==> flow/design.v (excerpt) <==
module cam_pixel_labeler (
    input  logic        clk,
    input  logic        reset,
    input  logic        href,
    input  logic        vsync,
    input  logic [ 7:0] ov7670_data,
    output logic        we,
    output logic [16:0] wAddr,
    output logic [ 2:0] label_data,
    output logic        camera_dp_en,
    output logic        v_finish_camera,
    output logic [ 9:0] x_pixel_camera,
    output logic [ 9:0] y_pixel_camera
);
Size in the first run: ~55 I/O pins, roughly 27,000 µm² of cells after synthesis.
==> flow/config.mk <==
export PLATFORM = sky130hd
export DESIGN_NAME = cam_pixel_labeler
export DESIGN_NICKNAME = cam_pixel_labeler
export VERILOG_FILES = /design/flow/design.v
export SDC_FILE = /design/flow/constraint.sdc
export NUM_CORES = 4
export LEC_CHECK = 0
export ABC_AREA = 1
export CAP_MARGIN = 20
export CORE_ASPECT_RATIO = 0.5
export CORE_MARGIN = 2
export CORE_UTILIZATION = 69
export CTS_CLUSTER_DIAMETER = 251
export CTS_CLUSTER_SIZE = 98
export SETUP_SLACK_MARGIN = 4.3
export SLEW_MARGIN = 20
export TNS_END_PERCENT = 5
==> flow/constraint.sdc <==
create_clock -name core_clock -period 49.5 [get_ports {clk}]
set_input_delay 9.9000 -clock core_clock [delete_from_list [all_inputs] [get_ports {clk}]]
set_output_delay 9.9000 -clock core_clock [all_outputs]
set_load 0.01 [all_outputs]
run.sh (not shown) runs the stock make flow with config.mk's settings and CLKGATE_MAP_FILE=.
The baseline ended with an error in 3_5_place_dp.
Then changed:
==> flow/config.mk (replaced) <==
export PLATFORM = sky130hd
export DESIGN_NAME = cam_pixel_labeler
export DESIGN_NICKNAME = cam_pixel_labeler
export VERILOG_FILES = /design/flow/design.v
export SDC_FILE = /design/flow/constraint.sdc
export NUM_CORES = 4
export LEC_CHECK = 0
export CAP_MARGIN = 20
export CORE_MARGIN = 2
export CORE_UTILIZATION = 46
export SLEW_MARGIN = 20
==> flow/constraint.sdc (replaced) <==
create_clock -name core_clock -period 131.0 [get_ports {clk}]
set_input_delay 26.2000 -clock core_clock [delete_from_list [all_inputs] [get_ports {clk}]]
set_output_delay 26.2000 -clock core_clock [all_outputs]
set_load 0.01 [all_outputs]
With this change the flow completed with no timing, DRC or antenna violations; die area is higher by 34%; area after synthesis fell by 9.9%; synthesized cell count decreases by 31%.
Then changed:
--- a/flow/config.mk
+++ b/flow/config.mk
@@ -10 +10 @@
-export CORE_UTILIZATION = 46
+export CORE_UTILIZATION = 66
==> flow/constraint.sdc (replaced) <==
create_clock -name core_clock -period 106.0 [get_ports {clk}]
set_input_delay 21.2000 -clock core_clock [delete_from_list [all_inputs] [get_ports {clk}]]
set_output_delay 21.2000 -clock core_clock [all_outputs]
set_load 0.01 [all_outputs]
Outcome: The new run produced a layout that fails on negative setup slack; worst setup slack got worse by 10000 ps; non-clock buffer count goes up by 325; final cell count goes up by about 2.8%; worst hold slack improved by 15 ps; clock-buffer cell count goes up by 1.
Then changed:
--- a/flow/config.mk
+++ b/flow/config.mk
@@ -10,2 +10,3 @@
-export CORE_UTILIZATION = 66
-export SLEW_MARGIN = 20
+export CORE_UTILIZATION = 20
+export PLACE_DENSITY = 0.88
+export SLEW_MARGIN = 0
==> flow/constraint.sdc (replaced) <==
create_clock -name core_clock -period 150.0 [get_ports {clk}]
set_input_delay 30.0000 -clock core_clock [delete_from_list [all_inputs] [get_ports {clk}]]
set_output_delay 30.0000 -clock core_clock [all_outputs]
set_load 0.01 [all_outputs]
After rerunning: This time the run passed the timing, DRC and antenna checks; flip-flop count stays the same; global-route usage falls by 27 points; count of clock-buffer cells in the layout falls by 1; design area falls by about 9%; setup slack gains 20000 ps; synthesized area does not change; clock skew barely changes; routed wire length falls by about 24%; die area rises to 3.2 times its value.

========
v32:
cam_pixel_labeler again, from the RTL that the note above started with.
Design cam_pixel_labeler, start of the top module:
module cam_pixel_labeler (
    input  logic        clk,
    input  logic        reset,
    input  logic        href,
    input  logic        vsync,
    input  logic [ 7:0] ov7670_data,
    output logic        we,
    output logic [16:0] wAddr,
    output logic [ 2:0] label_data,
    output logic        camera_dp_en,
    output logic        v_finish_camera,
    output logic [ 9:0] x_pixel_camera,
    output logic [ 9:0] y_pixel_camera
);
export LEC_CHECK = 0
export ABC_AREA = 1
export CAP_MARGIN = 20
export CELL_PAD_IN_SITES_GLOBAL_PLACEMENT = 3
export CORE_ASPECT_RATIO = 0.64
export CORE_MARGIN = 2
export CORE_UTILIZATION = 40
export CTS_CLUSTER_DIAMETER = 56
export GPL_ROUTABILITY_DRIVEN = 0
export HOLD_SLACK_MARGIN = 0.12
export MIN_ROUTING_LAYER = met1
export SLEW_MARGIN = 20
export TNS_END_PERCENT = 70
create_clock -name core_clock -period 222.0 [get_ports {clk}]
v32: GPL-0301 in global placement without I/O (3_1_place_gp_skip_io) -> run aborted
Relative to v32, the following input files were edited for v49:
Settings: HOLD_SLACK_MARGIN: 0.12 -> 0.01; CELL_PAD_IN_SITES_GLOBAL_PLACEMENT: 3 -> unset; TNS_END_PERCENT: 70 -> unset; MIN_ROUTING_LAYER: met1 -> unset; CTS_CLUSTER_DIAMETER: 56 -> unset; CORE_ASPECT_RATIO: 0.64 -> unset; GPL_ROUTABILITY_DRIVEN: 0 -> unset; the clock period (ns, I/O delays scaled along): 222.0 -> 150.0.
[summary]
v32: it failed with a tool error in global placement without I/O (3_1_place_gp_skip_io), so there are no final results.
v49 finished every step from synthesis to the final layout, and the layout passed the timing, DRC and antenna checks.
Delta (v49 minus v32): fraction of the core area occupied by cells at floorplan about even; horizontal extent of the die fell about 20%; die size about even; die outline height rose about 25%.
[inputs] v48 vs v49
Settings: putting CTS_CLUSTER_SIZE at 72 where nothing was set; putting MAX_ROUTING_LAYER at met4 where nothing was set; putting CTS_CLUSTER_DIAMETER at 212 where nothing was set; clearing ABC_AREA, which used to be 1; putting CORE_ASPECT_RATIO at 1.33 where nothing was set; clearing HOLD_SLACK_MARGIN, which used to be 0.01; swapping 40 for 56 in CORE_UTILIZATION.
Results
Side by side, critical path depth turned out lower in v48 than in v49.
Delta(via count, v48 - v49) < 0
Measured against each other, v48 and v49 differ in met2 usage, the higher figure coming from v48.
Higher multi-input combinational area share goes to v48 over v49.
Going from v49 to v48, the global-route usage was found to have gone up by 10 points.
Diff v49..v48 | clock-cell share of area | negligible
[compare] base=v49 new=v48: transition time of the tightest slew-check pin went up by 0.38 ns; synthesized cell count fell 1409.
The slowest library cell on the worst path comes out sky130_fd_sc_hd__a2111oi_0 in one run and sky130_fd_sc_hd__a2111oi_2 in the other, namely in v49 and v48 respectively.
[inputs] v55 vs v48
Settings: removing CTS_CLUSTER_DIAMETER (formerly 212); removing CTS_CLUSTER_SIZE (formerly 72); changing CORE_ASPECT_RATIO from 1.33 to 0.5; changing CORE_UTILIZATION from 56 to 66; removing MAX_ROUTING_LAYER (formerly met4); setting TNS_END_PERCENT to 20 for the first time.
## What came out
- The headroom to the max-slew limit reported for v55 is greater than that of v48 by 11 points.
- v55 vs v48 on die size: v55 is the lower one.
- Core utilization: v55 higher than v48
- Of v48 and v55, v55 shows the lower row count, with v48 above it.
- In the reports for v48 and v55, the smaller clock buffer count belongs to v55.
- Cmp v55 vs v48: longest individual stage delay on the worst path lower in v55
- Hold slack | v55 below v48
- In v55, the average vias per placed instance came out 1.7% above the value in v48.
- The maximum clock frequency of v55 is higher than that of v48.
- In v55, the combinational share of cell area came out 0.20 points above the value in v48.
diff inputs: v55 => v22
Settings: CELL_PAD_IN_SITES_GLOBAL_PLACEMENT now 1, previously not set; CORE_ASPECT_RATIO no longer set, was 0.5; TNS_END_PERCENT no longer set, was 20; CORE_UTILIZATION now 40, was 66; CTS_CLUSTER_DIAMETER now 398, previously not set.
Notes after the runs:
Between v22 and v55, the minimum clock period is higher for v22.
| average vias per placed instance | v22 vs v55 | about 9% lower |
The count of plain and timing-repair buffers number comes out lower for v55 vs v22.
Register-to-register setup slack in v22 is 0.10 ns lower than in v55
Relative to v22, the following input files were edited for v35:
Settings: clearing CELL_PAD_IN_SITES_GLOBAL_PLACEMENT, which used to be 1; clearing CTS_CLUSTER_DIAMETER, which used to be 398; putting CORE_ASPECT_RATIO at 1.2 where nothing was set; putting PLACE_DENSITY_LB_ADDON at 0.0 where nothing was set; swapping 40 for 60 in CORE_UTILIZATION.
[summary]
Die boundary width (v35 vs. v22) decreases by more than a quarter
Setup WNS v22 -> v35: better
The lower worst hold slack of v35 and v22 is in v22.
In terms of clock skew, v22 and v35 differ only marginally.
v35: post-layout minimum cycle time lower than v22
Looking at v35 and v22, the synthesized area per cell is a wash.
Measured against v35, the cell count of v22 comes out at 1.07 times the reference value.
Delta (v35 minus v22): critical path depth saw a decrease, final period utilization now sits lower.

========
Setup of fjord:
cam_pixel_labeler again, from the RTL that the note above started with.
Settings: LEC_CHECK=0, ABC_AREA=1, CAP_MARGIN=20, CORE_MARGIN=2, CORE_UTILIZATION=57, CTS_CLUSTER_DIAMETER=357, CTS_CLUSTER_SIZE=98, SLEW_MARGIN=20; clock period 86.2 ns.
> inputs changed (fjord -> raven)
-- flow/config.mk --
<<< fjord, line 10
export CORE_MARGIN = 2
export CORE_UTILIZATION = 57
export CTS_CLUSTER_DIAMETER = 357
export CTS_CLUSTER_SIZE = 98
export SLEW_MARGIN = 20
>>> raven, line 10
export CORE_MARGIN = 2
export CORE_UTILIZATION = 69
export CTS_CLUSTER_DIAMETER = 251
export CTS_CLUSTER_SIZE = 98
export SLEW_MARGIN = 20
export TNS_END_PERCENT = 5
==> flow/constraint.sdc <==
create_clock -name core_clock -period 49.5 [get_ports {clk}]
set_input_delay 9.9000 -clock core_clock [delete_from_list [all_inputs] [get_ports {clk}]]
set_output_delay 9.9000 -clock core_clock [all_outputs]
set_load 0.01 [all_outputs]
### Flow results
NOTE horizontal die dimension fjord->raven decreased by a little under 10%
Comparing fjord against raven, there is no change at all in synthesized area per cell.
Summary of raven over fjord: mux contribution to synthesized area roughly the same, row count shows a reduction of 8, starting density of the core has increased, chip footprint now sits lower.
Seen in the log of raven: DPL-0038 during detailed placement (3_5_place_dp), after which the run never completed.
The inputs of garnet differ from those of raven as listed below.
-- flow/config.mk --
<<< raven, line 10
export CORE_MARGIN = 2
export CORE_UTILIZATION = 69
export CTS_CLUSTER_DIAMETER = 251
export CTS_CLUSTER_SIZE = 98
export SLEW_MARGIN = 20
export TNS_END_PERCENT = 5
>>> garnet, line 10
export CORE_MARGIN = 2
export CORE_UTILIZATION = 72
export CTS_CLUSTER_SIZE = 98
export PLACE_DENSITY = 0.38
export SLEW_MARGIN = 20
export TNS_END_PERCENT = 40
==> flow/constraint.sdc <==
create_clock -name core_clock -period 81.2 [get_ports {clk}]
set_input_delay 16.2400 -clock core_clock [delete_from_list [all_inputs] [get_ports {clk}]]
set_output_delay 16.2400 -clock core_clock [all_outputs]
set_load 0.01 [all_outputs]
Notes after the runs:
Status garnet: flow complete, layout not clean - negative setup slack
Going from raven to garnet, last weighted congestion value of the routability-driven placer shrank slightly.
Diff raven -> garnet | chip height | down by a few percent
From raven to garnet the numbers moved as follows: initial core utilization now larger, mux cell area share after synthesis was more or less identical.
garnet against raven: die area decreased 4.1%; core area decreased 3.5%.
Edits applied to the flow inputs when going from garnet to xenon:
==> flow/config.mk <==
export PLATFORM = sky130hd
export DESIGN_NAME = cam_pixel_labeler
export DESIGN_NICKNAME = cam_pixel_labeler
export VERILOG_FILES = /design/flow/design.v
export SDC_FILE = /design/flow/constraint.sdc
export NUM_CORES = 4
export LEC_CHECK = 0
export CAP_MARGIN = 20
export CORE_MARGIN = 2
export CORE_UTILIZATION = 40
export SLEW_MARGIN = 20
==> flow/constraint.sdc <==
create_clock -name core_clock -period 150.0 [get_ports {clk}]
set_input_delay 30.0000 -clock core_clock [delete_from_list [all_inputs] [get_ports {clk}]]
set_output_delay 30.0000 -clock core_clock [all_outputs]
set_load 0.01 [all_outputs]
Results
Sequential cell area fraction in the yosys report (xenon over garnet): increase, 0.40 points. In xenon the proportion of final cell area spent on non-clock buffers turned out 6.3 points lower than in garnet. xenon vs garnet, met2 track demand over resource in global routing went down by 32 points. Against garnet, the final cell area of xenon is lower. xenon vs garnet: non-clock buffer count down in xenon. Status: clock distribution area overhead in the final layout parity (garnet, xenon). In the flow results for garnet and xenon, the worst relative slew slack is larger on xenon. Fraction of the core area covered by cells at the end of the flow: higher on garnet. Diff garnet and xenon: critical path depth higher in garnet. xenon closes out successfully: all stages finished, all timing, DRC and antenna checks passed. garnet has a lower floorplan row count than xenon.

========
try-pepper:
cam_pixel_labeler again, from the RTL that the note above started with.
make LEC_CHECK=0 CAP_MARGIN=0 CORE_ASPECT_RATIO=0.5 CORE_MARGIN=10 CORE_UTILIZATION=57 CTS_CLUSTER_DIAMETER=392 GPL_ROUTABILITY_DRIVEN=0 GPL_TIMING_DRIVEN=0 PLACE_DENSITY_LB_ADDON=0.03 SETUP_SLACK_MARGIN=-2.0 SLEW_MARGIN=0 TNS_END_PERCENT=95 finish   # period 130.0 ns
try-pepper completed end to end with timing, DRC and antenna clean.
The inputs of try-delta differ from those of try-pepper as listed below.
Settings: CORE_MARGIN now 2, was 10; TNS_END_PERCENT no longer set, was 95; GPL_ROUTABILITY_DRIVEN no longer set, was 0; SETUP_SLACK_MARGIN no longer set, was -2.0; GPL_TIMING_DRIVEN no longer set, was 0; PLACE_DENSITY_LB_ADDON no longer set, was 0.03; SLEW_MARGIN now 20, was 0; CAP_MARGIN now 20, was 0; CORE_ASPECT_RATIO no longer set, was 0.5; CTS_CLUSTER_DIAMETER no longer set, was 392; the clock period (ns, I/O delays scaled along) now 86.2, was 130.0.
==> results <==
- What ended try-delta was a tool error in global routing (5_1_grt); the run never finished.
- try-pepper finished every stage and its layout cleared the timing, DRC and antenna checks.
- Summary of try-delta over try-pepper: number of gates resized after CTS went up 120, floorplan utilization held.
- Side by side, placement-stage worst setup slack turned out lower in try-delta than in try-pepper.
- try-delta against try-pepper: Yosys chip area comparable; vertical extent of the die rose by 27%; row count increased 22.
- Core region area: try-delta vs try-pepper, no meaningful difference
- Between try-delta and try-pepper, it is try-delta whose post-detailed-placement half-perimeter wirelength is higher, by about 40%.
- The die used by try-delta is smaller than the one used by try-pepper.
- As of try-delta, cell area after placement had risen by more than a quarter compared to try-pepper.
Changes in try-tundra relative to try-delta:
Settings: CTS_CLUSTER_DIAMETER: unset -> 398; CTS_CLUSTER_SIZE: unset -> 99; ABC_AREA: unset -> 1.
Notes after the runs:
Post-cts repair resize count was lower in try-tundra than in try-delta.
Complex-gate fraction of the synthesized area (lower): try-tundra
Reported for try-tundra and try-delta, async set-reset flop share out of synthesis turned out identical to the last digit.
Out of try-tundra and try-delta, the only run to close with the timing, DRC and antenna checks passing was try-tundra.
Looking at total cells reported by yosys after synthesis across try-tundra and try-delta, the one that comes out lower is try-delta.
Modified inputs, try-onyx compared to try-tundra
Settings: a deleted CTS_CLUSTER_SIZE that had been 99; a change of CORE_UTILIZATION from 57 to 66; an added MAX_ROUTING_LAYER of met4; a deleted CTS_CLUSTER_DIAMETER that had been 398; a deleted ABC_AREA that had been 1; a change of the clock period (ns, I/O delays scaled along) from 86.2 to 99.6.
==> results <==
Ran to the end and failed final checks on negative setup slack: try-onyx.
Going from try-tundra to try-onyx, global-route usage grows by 11 points.
Measured against each other, try-onyx and try-tundra differ in initial core utilization, the lower figure coming from try-tundra.
Taking try-tundra as the reference, in try-onyx final count of negative-setup-slack endpoints higher; multi-input combinational area share lower; sequential share of layout area roughly the same.
Changes observed in try-onyx relative to try-tundra: met3 layer usage reported by global route now larger; setup slack now smaller; mux cell area share after synthesis now larger; final-layout clock buffer total now smaller.
